Setup of run 1:
Design Top, start of the top module:
module Top(clk, rst, Trig, Echo, distance, sel);
input clk, rst, Echo;
output Trig;
output [6:0] distance;
output [3:0] sel;
wire [19:0] dis;
wire [1:0] state;
wire clk_1k;
counter_1000 u3(.clk(clk), .rst(rst), .clkout(clk_1k), .statechange(state));
TrigSignal u1(.clk_1m(clk), .rst(rst), .trig(Trig));
PosCounter u2(.clk_1m(clk), .rst(rst), .echo(Echo), .dis_count(dis));
Showdigit u4(.in(dis),.LED_activating_counter(state),.out1(distance[6:0]),.out2(sel[3:0]));
endmodule  
Size: roughly 5200 cells after synthesis, about 90 flip-flops, roughly 15 I/O pins, ~0.032 mm² of cells after synthesis.
==> flow/config.mk <==
export PLATFORM = sky130hd
export DESIGN_NAME = Top
export DESIGN_NICKNAME = Top
export VERILOG_FILES = /design/flow/design.v
export SDC_FILE = /design/flow/constraint.sdc
export NUM_CORES = 4
export LEC_CHECK = 0
export ABC_AREA = 1
export CAP_MARGIN = 40
export CORE_MARGIN = 2
export CORE_UTILIZATION = 72
export CTS_CLUSTER_SIZE = 13
export PLACE_DENSITY_LB_ADDON = 0.28
export SLEW_MARGIN = 20
==> flow/constraint.sdc <==
create_clock -name core_clock -period 163.0 [get_ports {clk}]
set_input_delay 32.6000 -clock core_clock [delete_from_list [all_inputs] [get_ports {clk}]]
set_output_delay 32.6000 -clock core_clock [all_outputs]
set_load 0.01 [all_outputs]
run.sh (not shown) runs the stock make flow with config.mk's settings and CLKGATE_MAP_FILE=.
Run 1: PASS, flow complete, no timing, DRC or antenna violations
> inputs changed (run 1 -> run 2)
diff --git a/flow/config.mk b/flow/config.mk
--- a/flow/config.mk
+++ b/flow/config.mk
@@ -7,8 +7,9 @@
 export LEC_CHECK = 0
 export ABC_AREA = 1
-export CAP_MARGIN = 40
+export CAP_MARGIN = 35
 export CORE_MARGIN = 2
 export CORE_UTILIZATION = 72
 export CTS_CLUSTER_SIZE = 13
+export HOLD_SLACK_MARGIN = 0.29
 export PLACE_DENSITY_LB_ADDON = 0.28
 export SLEW_MARGIN = 20
==> comparison <==
Run 2 went all the way through synthesis, placement and routing and the layout is clean on timing, DRC and antenna.
In terms of via count, run 1 and run 2 differ only marginally.
Run 1 → run 2: final standard cell count with taps included and fillers excluded held; per-cell routed wire length went down 0.32%; routed wire length went down 280 µm.
Area used by multi-input combinational logic: run 1 vs run 2, no meaningful difference
On synthesis-to-layout area growth, run 2 tracks run 1 almost exactly.
| detailed-placement wirelength estimate | run 1 vs run 2 | ≈ equal |
Run 2 vs run 1: non-clock buffer count down in run 2
Between run 2 and run 1, the area fraction of clock buffers and clock inverters does not differ in any meaningful way.
The arrival time at the worst endpoint of run 2 exceeds that of run 1 by 840 ps.
[inputs] run 3 vs run 2
diff --git a/flow/config.mk b/flow/config.mk
--- a/flow/config.mk
+++ b/flow/config.mk
@@ -10,6 +10,6 @@
 export CORE_MARGIN = 2
 export CORE_UTILIZATION = 72
+export CTS_CLUSTER_DIAMETER = 191
 export CTS_CLUSTER_SIZE = 13
-export HOLD_SLACK_MARGIN = 0.29
 export PLACE_DENSITY_LB_ADDON = 0.28
-export SLEW_MARGIN = 20
+export SLEW_MARGIN = 35
==> results <==
Run 3 ends up with a number of cells on the critical path that is 1.3% lower than in run 2.
Inputs modified between run 3 and run 4:
==> flow/config.mk <==
export PLATFORM = sky130hd
export DESIGN_NAME = Top
export DESIGN_NICKNAME = Top
export VERILOG_FILES = /design/flow/design.v
export SDC_FILE = /design/flow/constraint.sdc
export NUM_CORES = 4
export LEC_CHECK = 0
export ABC_AREA = 1
export CAP_MARGIN = 10
export CORE_ASPECT_RATIO = 1.82
export CORE_MARGIN = 2
export CORE_UTILIZATION = 72
export CTS_CLUSTER_DIAMETER = 272
export CTS_CLUSTER_SIZE = 15
export GPL_ROUTABILITY_DRIVEN = 0
export GPL_TIMING_DRIVEN = 1
export HOLD_SLACK_MARGIN = 0.3
export MAX_ROUTING_LAYER = met5
export PLACE_DENSITY_LB_ADDON = 0.24
export SLEW_MARGIN = 40
==> comparison <==
- The flow did not stop early for run 4: all stages ran, and the layout cleared the timing, design-rule and antenna checks.
- ~same clock-pin slew on the worst setup and hold paths in run 3 and run 4
- Run 3 and run 4 ended up with roughly the same hold slack.
- On core utilization, run 3 and run 4 are neck and neck.
- Changes observed in run 4 relative to run 3: post-route standard cell area excluding fillers barely changed; maximum single-stage delay on the critical path fell by 180 ps.
- Run 3 reports its critical-path cell with the highest stage delay as sky130_fd_sc_hd__ha_2 while run 4 reports sky130_fd_sc_hd__nand3_2.
